run 1:
## EC_TOP
module EC_TOP(
    clk, rst_n, in_valid,
    in_Px, in_Py, in_Qx, in_Qy, in_prime, in_a,
    out_valid, out_Rx, out_Ry
);
For scale: ~3700 cells after synthesis, roughly 110 flip-flops, ~0.025 sq mm of cells after synthesis.
clock: 30.3 ns
lec_check: 0
abc_area: 1
cap_margin: 20
core_aspect_ratio: 0.5
core_margin: 2
core_utilization: 72
cts_cluster_diameter: 333
cts_cluster_size: 92
place_density: 0.41
setup_slack_margin: 4.08
slew_margin: 20
run.sh (not shown) runs the stock make flow with config.mk's settings and CLKGATE_MAP_FILE=.
Run 1 did not run to completion, as it errored out during global routing.
Edits applied to the flow inputs when going from run 1 to run 2:
- CTS_CLUSTER_DIAMETER removed (was 333)
- CORE_UTILIZATION changed from 72 to 40
- CORE_ASPECT_RATIO removed (was 0.5)
- CTS_CLUSTER_SIZE removed (was 92)
- PLACE_DENSITY removed (was 0.41)
- SETUP_SLACK_MARGIN removed (was 4.08)
- ABC_AREA removed (was 1)
- the clock period (ns, I/O delays scaled along) changed from 30.3 to 72.4
[summary]
Run 2 finished end to end and its layout was clean on timing, DRC and antenna. Going from run 1 to run 2, starting density of the core has decreased, XOR/XNOR share of the synthesized area went up by 1.4 points, height of the die rose by about 80%, mean post-synth cell area up about 16%. Cell count after synthesis (run 2 vs. run 1) decreases by more than 10%. The higher summed instance area of the synthesized netlist of run 2 and run 1 is in run 1. Between run 1 and run 2, the flow reports chip area in the Yosys report decreasing by a few percent.
> inputs changed (run 2 -> run 3)
- the clock period (ns, I/O delays scaled along) now 77.0, was 72.4
[summary]
Run 2 and run 3 all finish clean.
Diff run 2 -> run 3: area of combinational cells with multiple inputs decreased by about 0.7% relative to the old numbers, register-to-register setup slack increased 1.26 ns, delay contributed by the slowest stage of the critical path now larger, final clock period utilization by the worst path lost 1.2 points, count of buffering cells on the critical path with inverters included now sits lower.
Status: number of instances in the placed design parity (run 2, run 3)
For sequential share of layout area, run 2 and run 3 come out practically identical.
Input-level comparison between run 4 and run 3:
- a change of CORE_UTILIZATION from 40 to 70
- a change of the clock period (ns, I/O delays scaled along) from 77.0 to 117.0
==> results <==
On time the final worst path needs with I/O delays and setup: between run 4 and run 3, it ends up higher for run 4. Relative to run 3, run 4 improves final area. Looking at sequential share of cell area across run 4 and run 3, the one that comes out lower is run 3. Maximum frequency from static timing analysis in run 4 is 5.4% lower than in run 3. Delta (run 4 minus run 3): count of TritonRoute iterations in the first routing pass +1, logic depth of the worst register-to-register path -8, overall routing resource usage +18 points. Run 4 ended up with a lower instance count on the critical path than run 3 did.


EC_TOP again, from the RTL that the note above started with.
==> flow/config.mk <==
export PLATFORM = sky130hd
export DESIGN_NAME = EC_TOP
export DESIGN_NICKNAME = EC_TOP
export VERILOG_FILES = /design/flow/design.v
export SDC_FILE = /design/flow/constraint.sdc
export NUM_CORES = 4
export LEC_CHECK = 0
export ABC_AREA = 1
export CAP_MARGIN = 40
export CORE_MARGIN = 3
export CORE_UTILIZATION = 58
export CTS_CLUSTER_SIZE = 99
export GPL_TIMING_DRIVEN = 0
export HOLD_SLACK_MARGIN = 0.2
export SETUP_SLACK_MARGIN = 5.0
export SLEW_MARGIN = 0
export TNS_END_PERCENT = 5
==> flow/constraint.sdc <==
create_clock -name core_clock -period 42.2 [get_ports {clk}]
set_input_delay 8.4400 -clock core_clock [delete_from_list [all_inputs] [get_ports {clk}]]
set_output_delay 8.4400 -clock core_clock [all_outputs]
set_load 0.01 [all_outputs]
The baseline ran to the end with violations: setup timing.
Rerun with:
==> flow/config.mk (replaced) <==
export PLATFORM = sky130hd
export DESIGN_NAME = EC_TOP
export DESIGN_NICKNAME = EC_TOP
export VERILOG_FILES = /design/flow/design.v
export SDC_FILE = /design/flow/constraint.sdc
export NUM_CORES = 4
export LEC_CHECK = 0
export CAP_MARGIN = 20
export CORE_MARGIN = 2
export CORE_UTILIZATION = 65
export SLEW_MARGIN = 20
==> flow/constraint.sdc (replaced) <==
create_clock -name core_clock -period 60.6 [get_ports {clk}]
set_input_delay 12.1200 -clock core_clock [delete_from_list [all_inputs] [get_ports {clk}]]
set_output_delay 12.1200 -clock core_clock [all_outputs]
set_load 0.01 [all_outputs]
The new run completed, yet does not pass: setup timing.
Cell area shrinks by a few percent.
Non-clock buffer count shrinks by 83.
Die area shrinks by about a fifth.
Hold slack degrades by 0.018 ns.
Rerun with:
--- a/flow/config.mk
+++ b/flow/config.mk
@@ -10 +10,2 @@
-export CORE_UTILIZATION = 65
+export CORE_UTILIZATION = 72
+export PLACE_DENSITY_LB_ADDON = 0.02
@@ -11,0 +13 @@
+export TNS_END_PERCENT = 100
Outcome: Now the flow failed in global routing with ODB-0269; die area came out lower by 9.5%; synthesized area does not change; synthesized cell count stays the same.
Rerun with:
--- a/flow/config.mk
+++ b/flow/config.mk
@@ -10,0 +11 @@
+export CTS_CLUSTER_DIAMETER = 210
@@ -13 +13,0 @@
-export TNS_END_PERCENT = 100
Outcome:
- The changed run ended with an error in global routing with ODB-0269
- synthesized area does not change
- synthesized cell count stays the same
- die area is unchanged


EC_TOP again, from the RTL that the note above started with.
==> flow/design.v (excerpt) <==
module EC_TOP(
    clk, rst_n, in_valid,
    in_Px, in_Py, in_Qx, in_Qy, in_prime, in_a,
    out_valid, out_Rx, out_Ry
);
make LEC_CHECK=0 ABC_AREA=1 CAP_MARGIN=40 CORE_MARGIN=3 CORE_UTILIZATION=23 CTS_CLUSTER_DIAMETER=313 CTS_CLUSTER_SIZE=55 GPL_TIMING_DRIVEN=0 HOLD_SLACK_MARGIN=0.2 SETUP_SLACK_MARGIN=5.0 SLEW_MARGIN=0 TNS_END_PERCENT=5 finish   # period 42.2 ns
The starting point completed and failed the layout checks on negative setup slack.
Rerun with:
- CAP_MARGIN: 40 -> 10
- CORE_MARGIN: 3 -> 2
- CORE_UTILIZATION: 23 -> 72
- CTS_CLUSTER_DIAMETER: 313 -> 376
- GPL_TIMING_DRIVEN: 0 -> 1
- PLACE_DENSITY: not set -> 0.66
- SETUP_SLACK_MARGIN: 5.0 -> not set
- clock period: 42.2 -> 56.8 ns (I/O delays scaled with it)
Result: This time the run failed in global routing (5_1_grt) (GRT-0232). Synthesized cell count is unchanged. Area after synthesis is unchanged. Die area is lower by well over a third.
Rerun with:
- ABC_AREA: 1 -> not set
- CAP_MARGIN: 10 -> 20
- CORE_UTILIZATION: 72 -> 64
- CTS_CLUSTER_DIAMETER: 376 -> not set
- CTS_CLUSTER_SIZE: 55 -> not set
- GPL_TIMING_DRIVEN: 1 -> not set
- HOLD_SLACK_MARGIN: 0.2 -> not set
- PLACE_DENSITY: 0.66 -> not set
- SLEW_MARGIN: 0 -> 20
- TNS_END_PERCENT: 5 -> not set
- clock period: 56.8 -> 72.4 ns (I/O delays scaled with it)
This time the run went through all stages and came out clean.
Synthesized area fell by 2.5%.
Synthesized cell count fell by 16%.
Die area rose by 9.4%.


EC_TOP again, from the RTL that the note above started with.
// EC_TOP
module EC_TOP(
    clk, rst_n, in_valid,
    in_Px, in_Py, in_Qx, in_Qy, in_prime, in_a,
    out_valid, out_Rx, out_Ry
);
export LEC_CHECK = 0
export CAP_MARGIN = 0
export CORE_ASPECT_RATIO = 0.92
export CORE_MARGIN = 2
export CORE_UTILIZATION = 72
export CTS_CLUSTER_DIAMETER = 204
export CTS_CLUSTER_SIZE = 89
export GPL_ROUTABILITY_DRIVEN = 0
export PLACE_DENSITY_LB_ADDON = 0.02
export SETUP_SLACK_MARGIN = 3.61
export SLEW_MARGIN = 20
export TNS_END_PERCENT = 40
create_clock -name core_clock -period 59.8 [get_ports {clk}]
The baseline ended with an error in 5_1_grt with ODB-0269.
Next try:
Settings changed: CAP_MARGIN 0 to 20, CORE_ASPECT_RATIO 0.92 to not set, CORE_UTILIZATION 72 to 65, CTS_CLUSTER_DIAMETER 204 to not set, CTS_CLUSTER_SIZE 89 to not set, GPL_ROUTABILITY_DRIVEN 0 to not set, PLACE_DENSITY_LB_ADDON 0.02 to not set, SETUP_SLACK_MARGIN 3.61 to not set, TNS_END_PERCENT 40 to not set.
Clock period 59.8 ns to 59.2 ns, I/O delays scaled along.
The changed run completed, yet does not pass: setup timing.
Die size came out higher by 11%.
Synthesized area stays the same.
Synthesized cell count is unchanged.
Next try:
Settings changed: CORE_UTILIZATION 65 to 71, PLACE_DENSITY_LB_ADDON set to 0.02, TNS_END_PERCENT set to 5.
Clock period 59.2 ns to 60.6 ns, I/O delays scaled along.
What happened: The changed run completed and failed the layout checks on setup timing. Count of clock-buffer cells in the layout came out higher by 2. Setup slack gains 1.3 ns. Maximum frequency is about the same. Die size decreases by 8.3%. Cell area is lower by 3.8%. Area after synthesis is unchanged. Via count is about the same.


alpha:
Starting RTL as in the previous note.
export LEC_CHECK = 0
export CAP_MARGIN = 20
export CELL_PAD_IN_SITES_DETAIL_PLACEMENT = 0
export CELL_PAD_IN_SITES_GLOBAL_PLACEMENT = 3
export CORE_ASPECT_RATIO = 1.04
export CORE_MARGIN = 6
export CORE_UTILIZATION = 52
export GPL_ROUTABILITY_DRIVEN = 1
export HOLD_SLACK_MARGIN = -0.04
export MAX_ROUTING_LAYER = met5
export MIN_ROUTING_LAYER = met2
export SETUP_SLACK_MARGIN = -2.0
export SLEW_MARGIN = 20
create_clock -name core_clock -period 66.5 [get_ports {clk}]
alpha terminated abnormally: global placement without I/O (3_1_place_gp_skip_io) reported GPL-0301.
The inputs of beta differ from those of alpha as listed below.
# alpha
export LEC_CHECK = 0
export CAP_MARGIN = 20
export CELL_PAD_IN_SITES_DETAIL_PLACEMENT = 0
export CELL_PAD_IN_SITES_GLOBAL_PLACEMENT = 3
export CORE_ASPECT_RATIO = 1.04
export CORE_MARGIN = 6
export CORE_UTILIZATION = 52
export GPL_ROUTABILITY_DRIVEN = 1
export HOLD_SLACK_MARGIN = -0.04
export MAX_ROUTING_LAYER = met5
export MIN_ROUTING_LAYER = met2
export SETUP_SLACK_MARGIN = -2.0
export SLEW_MARGIN = 20
create_clock -name core_clock -period 66.5 [get_ports {clk}]
# beta
export LEC_CHECK = 0
export CAP_MARGIN = 20
export CORE_MARGIN = 2
export CORE_UTILIZATION = 40
export SETUP_SLACK_MARGIN = -1.47
export SLEW_MARGIN = 20
create_clock -name core_clock -period 72.4 [get_ports {clk}]
Notes after the runs:
alpha -> beta: flip-flop and latch count after synthesis delta 0, exact match
Going from alpha to beta, die span in y grew by a little under 10%.
beta reached the end of the flow, and the finished layout is clean on the timing, DRC and antenna checks.
Fraction of the mapped netlist area in simple logic gates across alpha and beta: no real change.
Status: sequential element share of the synthesized area parity (alpha, beta)
What gamma does differently from beta at the input level:
# beta
export LEC_CHECK = 0
export CAP_MARGIN = 20
export CORE_MARGIN = 2
export CORE_UTILIZATION = 40
export SETUP_SLACK_MARGIN = -1.47
export SLEW_MARGIN = 20
create_clock -name core_clock -period 72.4 [get_ports {clk}]
# gamma
export LEC_CHECK = 0
export ABC_AREA = 1
export CAP_MARGIN = 20
export CORE_MARGIN = 2
export CORE_UTILIZATION = 72
export PLACE_DENSITY = 0.42
export SLEW_MARGIN = 20
create_clock -name core_clock -period 62.4 [get_ports {clk}]
### Flow results
Changes observed in gamma relative to beta: cell area after synthesis shows an increase of about 2.6%, total length of routed met3 wires climbed about 120%, critical path depth went up, met2 wire length grew by 4.0%, area occupied by multi-input gates has decreased.
| design area | higher: gamma |
In gamma the simple-gate share of the synthesized area turned out 7.5 points higher than in beta.
Input changes introduced in delta (baseline for comparison: gamma):
# gamma
export LEC_CHECK = 0
export ABC_AREA = 1
export CAP_MARGIN = 20
export CORE_MARGIN = 2
export CORE_UTILIZATION = 72
export PLACE_DENSITY = 0.42
export SLEW_MARGIN = 20
create_clock -name core_clock -period 62.4 [get_ports {clk}]
# delta
export LEC_CHECK = 0
export ABC_AREA = 1
export CAP_MARGIN = 20
export CORE_MARGIN = 2
export CORE_UTILIZATION = 72
export CTS_CLUSTER_DIAMETER = 202
export PLACE_DENSITY_LB_ADDON = 0.01
export SETUP_SLACK_MARGIN = 3.76
export SLEW_MARGIN = 20
create_clock -name core_clock -period 14.2 [get_ports {clk}]
==> comparison <==
In the flow results for gamma and delta, the pre-CTS setup slack is larger on gamma.
Run status, delta: aborted in clock tree synthesis (4_1_cts), error DPL-0038
Taking gamma as the reference, in delta top-level I/O count about even, synthesized area about even, placer congestion estimate rose about 1.8%, die size about even.
